==> run a <==
// Lowpass
module Lowpass(input clk, input rst, input en, input [15:0] in, output [15:0] out);
==> flow/config.mk <==
export PLATFORM = sky130hd
export DESIGN_NAME = Lowpass
export DESIGN_NICKNAME = Lowpass
export VERILOG_FILES = /design/flow/design.v
export SDC_FILE = /design/flow/constraint.sdc
export NUM_CORES = 4
export LEC_CHECK = 0
export CAP_MARGIN = 20
export CELL_PAD_IN_SITES_DETAIL_PLACEMENT = 2
export CORE_ASPECT_RATIO = 0.94
export CORE_MARGIN = 5
export CORE_UTILIZATION = 40
export GPL_ROUTABILITY_DRIVEN = 0
export GPL_TIMING_DRIVEN = 1
export MAX_ROUTING_LAYER = met4
export SLEW_MARGIN = 30
==> flow/constraint.sdc <==
create_clock -name core_clock -period 7.82 [get_ports {clk}]
set_input_delay 1.5640 -clock core_clock [delete_from_list [all_inputs] [get_ports {clk}]]
set_output_delay 1.5640 -clock core_clock [all_outputs]
set_load 0.01 [all_outputs]
run.sh (not shown) runs the stock make flow with config.mk's settings and CLKGATE_MAP_FILE=.
==> inputs of run b, as changes to run a <==
CAP_MARGIN = 0   (was 20)
CELL_PAD_IN_SITES_DETAIL_PLACEMENT = 1   (was 2)
CELL_PAD_IN_SITES_GLOBAL_PLACEMENT = 1   (was unset)
CORE_ASPECT_RATIO = 0.63   (was 0.94)
CORE_MARGIN = 2   (was 5)
CORE_UTILIZATION = 66   (was 40)
GPL_TIMING_DRIVEN = unset   (was 1)
MAX_ROUTING_LAYER = unset   (was met4)
PLACE_DENSITY = 0.78   (was unset)
SLEW_MARGIN = 40   (was 30)
==> flow/constraint.sdc (replaced) <==
create_clock -name core_clock -period 7.21 [get_ports {clk}]
set_input_delay 1.4420 -clock core_clock [delete_from_list [all_inputs] [get_ports {clk}]]
set_output_delay 1.4420 -clock core_clock [all_outputs]
set_load 0.01 [all_outputs]
==> inputs of run c, as changes to run a <==
ABC_AREA = 0   (was unset)
CAP_MARGIN = 40   (was 20)
CELL_PAD_IN_SITES_DETAIL_PLACEMENT = 1   (was 2)
CELL_PAD_IN_SITES_GLOBAL_PLACEMENT = 3   (was unset)
CORE_ASPECT_RATIO = 1.96   (was 0.94)
CORE_MARGIN = 10   (was 5)
CORE_UTILIZATION = 48   (was 40)
GPL_ROUTABILITY_DRIVEN = 1   (was 0)
MAX_ROUTING_LAYER = met5   (was met4)
PLACE_DENSITY_LB_ADDON = 0.26   (was unset)
SETUP_SLACK_MARGIN = 1.76   (was unset)
SLEW_MARGIN = 20   (was 30)
==> flow/constraint.sdc (replaced) <==
create_clock -name core_clock -period 11.4 [get_ports {clk}]
set_input_delay 2.2800 -clock core_clock [delete_from_list [all_inputs] [get_ports {clk}]]
set_output_delay 2.2800 -clock core_clock [all_outputs]
set_load 0.01 [all_outputs]
==> qor summary <==
Effective utilization at floorplan: run b 66.63%; run c 48.54%; run a 40.45%
CTS tree: run b -; run c built; run a built
Core Region: run b 45,380 um2; run c 62,300 um2; run a 74,760 um2
Reg-to-reg setup timing slack: run b -; run c 10.51 ns; run a 6.63 ns
Clock-cell share of area: run b -; run c 5.244%; run a 5.905%
Number of cell rows: run b 62; run c 128; run a 97
Final design area excluding fillers: run b -; run c 33,240 um2; run a 36,000 um2
Slew at the pin closest to its max-slew limit: run b -; run c 1.341 ns; run a 0.8731 ns
Largest area class, layout: run b -; run c multi-input combinational cells; run a multi-input combinational cells
Path type of the worst setup path: run b -; run c register to output port; run a register to output port
Area occupied by multi-input gates: run b -; run c 15,050 um2; run a 15,170 um2
Class of the worst hold path: run b -; run c register to register; run a register to register
Met1 track utilization from global routing: run b -; run c 15.51%; run a 23.16%
Top fanout value on the critical path: run b -; run c 5; run a 3
Most Crowded Layer GR: run b -; run c met2; run a met2
Result of the run: run b did not finish; run c complete, no violations; run a finished with violations
Last stage reached: run b 4_1_cts; run c -; run a -
Layout check failures: run b -; run c -; run a setup timing
RSZ-0062 raised after global routing: run b -; run c false; run a true
Via count: run b -; run c 16,283; run a 19,203
Antenna Nets Post-Route: run b -; run c 0; run a 0
Worst slack after detailed placement: run b -1.440 ns; run c 2.113 ns; run a -1.288 ns
Global-route track usage on met2: run b -; run c 38.79%; run a 50.56%
Number of maximum-capacitance constraint violations: run b -; run c 0; run a 0
Worst reg2reg path endpoint: run b -; run c ff[5][15]; run a ff[18][2]
Count of inserted tapcells: run b -; run c 780; run a 990
Filler instances: run b -; run c 6,280; run a 7,151

========
==> v29 <==
==> flow/design.v <==
`timescale 1ns / 1ps
module Lowpass(input clk, input rst, input en, input [15:0] in, output [15:0] out);
	reg [15:0] ff [31:0];
	assign out = en ? ( ff[0] + ff[1] + ff[2]+ ff[3]+ ff[4]+ ff[5]+ ff[6]+ ff[7]+ ff[8]+ ff[9]+ ff[10]+ ff[11]+ ff[12]+ ff[13]+ ff[14]+
	ff[15]+ ff[16]+ ff[17]+ ff[18]+ ff[19]+ ff[20]+ ff[21]+ ff[22]+ ff[23]+ ff[24]+ ff[25]+ ff[26]+ ff[27]+ ff[28]+ ff[29]+ ff[30]+ ff[31]) >> 6 : 16'b0;
	integer i, j;
	always@(posedge clk or posedge rst) begin
		if(rst)
			for(i = 0; i < 32; i = i + 1)
				ff[i] <= 16'b0;
		else if(en) begin
			ff[0] <= in;
			for(i = 1; i < 32; i = i + 1)
				ff[i] <= ff[i-1];
		end
	end
endmodule
==> flow/run.sh <==
#!/bin/bash
# the make line also repeats each setting of config.mk as NAME=value (left out here)
make -C /OpenROAD-flow-scripts/flow DESIGN_CONFIG=/design/flow/config.mk WORK_HOME=/design/flow/orfs CLKGATE_MAP_FILE= finish
==> flow/config.mk <==
export PLATFORM = sky130hd
export DESIGN_NAME = Lowpass
export DESIGN_NICKNAME = Lowpass
export VERILOG_FILES = /design/flow/design.v
export SDC_FILE = /design/flow/constraint.sdc
export NUM_CORES = 4
export LEC_CHECK = 0
export CAP_MARGIN = 20
export CELL_PAD_IN_SITES_DETAIL_PLACEMENT = 2
export CELL_PAD_IN_SITES_GLOBAL_PLACEMENT = 3
export CORE_ASPECT_RATIO = 0.94
export CORE_MARGIN = 5
export CORE_UTILIZATION = 40
export GPL_ROUTABILITY_DRIVEN = 1
export GPL_TIMING_DRIVEN = 0
export MAX_ROUTING_LAYER = met5
export MIN_ROUTING_LAYER = met2
export SLEW_MARGIN = 30
export TNS_END_PERCENT = 50
==> flow/constraint.sdc <==
create_clock -name core_clock -period 7.65 [get_ports {clk}]
set_input_delay 1.5300 -clock core_clock [delete_from_list [all_inputs] [get_ports {clk}]]
set_output_delay 1.5300 -clock core_clock [all_outputs]
set_load 0.01 [all_outputs]
==> v19: changes against v29 <==
- ABC_AREA: default -> 1
- CELL_PAD_IN_SITES_DETAIL_PLACEMENT: 2 -> default
- CELL_PAD_IN_SITES_GLOBAL_PLACEMENT: 3 -> default
- CORE_ASPECT_RATIO: 0.94 -> default
- CORE_MARGIN: 5 -> 2
- CORE_UTILIZATION: 40 -> 72
- CTS_CLUSTER_SIZE: default -> 10
- GPL_ROUTABILITY_DRIVEN: 1 -> 0
- GPL_TIMING_DRIVEN: 0 -> default
- MAX_ROUTING_LAYER: met5 -> default
- MIN_ROUTING_LAYER: met2 -> default
- PLACE_DENSITY_LB_ADDON: default -> 0.06
- SLEW_MARGIN: 30 -> 20
- TNS_END_PERCENT: 50 -> 10
==> flow/constraint.sdc (replaced) <==
create_clock -name core_clock -period 5.58 [get_ports {clk}]
set_input_delay 1.1160 -clock core_clock [delete_from_list [all_inputs] [get_ports {clk}]]
set_output_delay 1.1160 -clock core_clock [all_outputs]
set_load 0.01 [all_outputs]
==> v35: changes against v29 <==
- CELL_PAD_IN_SITES_DETAIL_PLACEMENT: 2 -> default
- CELL_PAD_IN_SITES_GLOBAL_PLACEMENT: 3 -> default
- CORE_ASPECT_RATIO: 0.94 -> default
- CORE_MARGIN: 5 -> 2
- GPL_ROUTABILITY_DRIVEN: 1 -> default
- GPL_TIMING_DRIVEN: 0 -> default
- MAX_ROUTING_LAYER: met5 -> default
- MIN_ROUTING_LAYER: met2 -> default
- SLEW_MARGIN: 30 -> 20
- TNS_END_PERCENT: 50 -> default
==> flow/constraint.sdc (replaced) <==
create_clock -name core_clock -period 9.66 [get_ports {clk}]
set_input_delay 1.9320 -clock core_clock [delete_from_list [all_inputs] [get_ports {clk}]]
set_output_delay 1.9320 -clock core_clock [all_outputs]
set_load 0.01 [all_outputs]
==> v21: changes against v29 <==
- CELL_PAD_IN_SITES_DETAIL_PLACEMENT: 2 -> default
- CELL_PAD_IN_SITES_GLOBAL_PLACEMENT: 3 -> default
- CORE_ASPECT_RATIO: 0.94 -> default
- CORE_MARGIN: 5 -> 2
- CORE_UTILIZATION: 40 -> 66
- GPL_ROUTABILITY_DRIVEN: 1 -> default
- GPL_TIMING_DRIVEN: 0 -> default
- MAX_ROUTING_LAYER: met5 -> default
- MIN_ROUTING_LAYER: met2 -> default
- SETUP_SLACK_MARGIN: default -> 1.6
- SLEW_MARGIN: 30 -> 20
- TNS_END_PERCENT: 50 -> default
==> flow/constraint.sdc (replaced) <==
create_clock -name core_clock -period 6.72 [get_ports {clk}]
set_input_delay 1.3440 -clock core_clock [delete_from_list [all_inputs] [get_ports {clk}]]
set_output_delay 1.3440 -clock core_clock [all_outputs]
set_load 0.01 [all_outputs]
==> results.toml <==
# implementation run metrics
[outcome]
status = "failed layout checks"
so_faults = "negative setup slack"

[worst_setup_path]
r2r_slack_ps = 4600

[finish]
sh_seq_area_pct = 36.5
design_area_mm2 = 0.0351

[timing]
setup_viol = 10
fin_ws_ps = -2490

[min_path]
min-delay-start = "ff[0][8]$_DFFE_PP0P_"

[cts]
clk_latency_ps = 620

[grt]
grt_usage_pct = 30.8
(the above is from v19)
==> results.toml <==
# implementation run metrics
[outcome]
status = "finished clean"

[worst_setup_path]
r2r_slack_ps = 8810

[grt]
grt_usage_pct = 13.6

[finish]
design_area_mm2 = 0.0334
sh_seq_area_pct = 38.4

[cts]
max-clock-path-buffers = 3
clk_latency_ps = 590
numCtsBuffers = 54

[timing]
fin_ws_ps = 338
setup_viol = 0

[min_path]
min-delay-start = "ff[17][1]$_DFFE_PP0P_"
(the above is from v35)
==> results.toml <==
# implementation run metrics
[outcome]
status = "failed layout checks"
so_faults = "negative setup slack"

[cts]
clk_latency_ps = 620

[timing]
setup_viol = 10
fin_ws_ps = -1640

[grt]
grt_usage_pct = 24.6
(the above is from v21)
==> results.toml <==
# implementation run metrics
[outcome]
so_faults = "negative setup slack"
status = "failed layout checks"

[cts]
clk_latency_ps = 670

[timing]
setup_viol = 10
fin_ws_ps = -1250

[finish]
sh_seq_area_pct = 36.8
(the above is from v29)
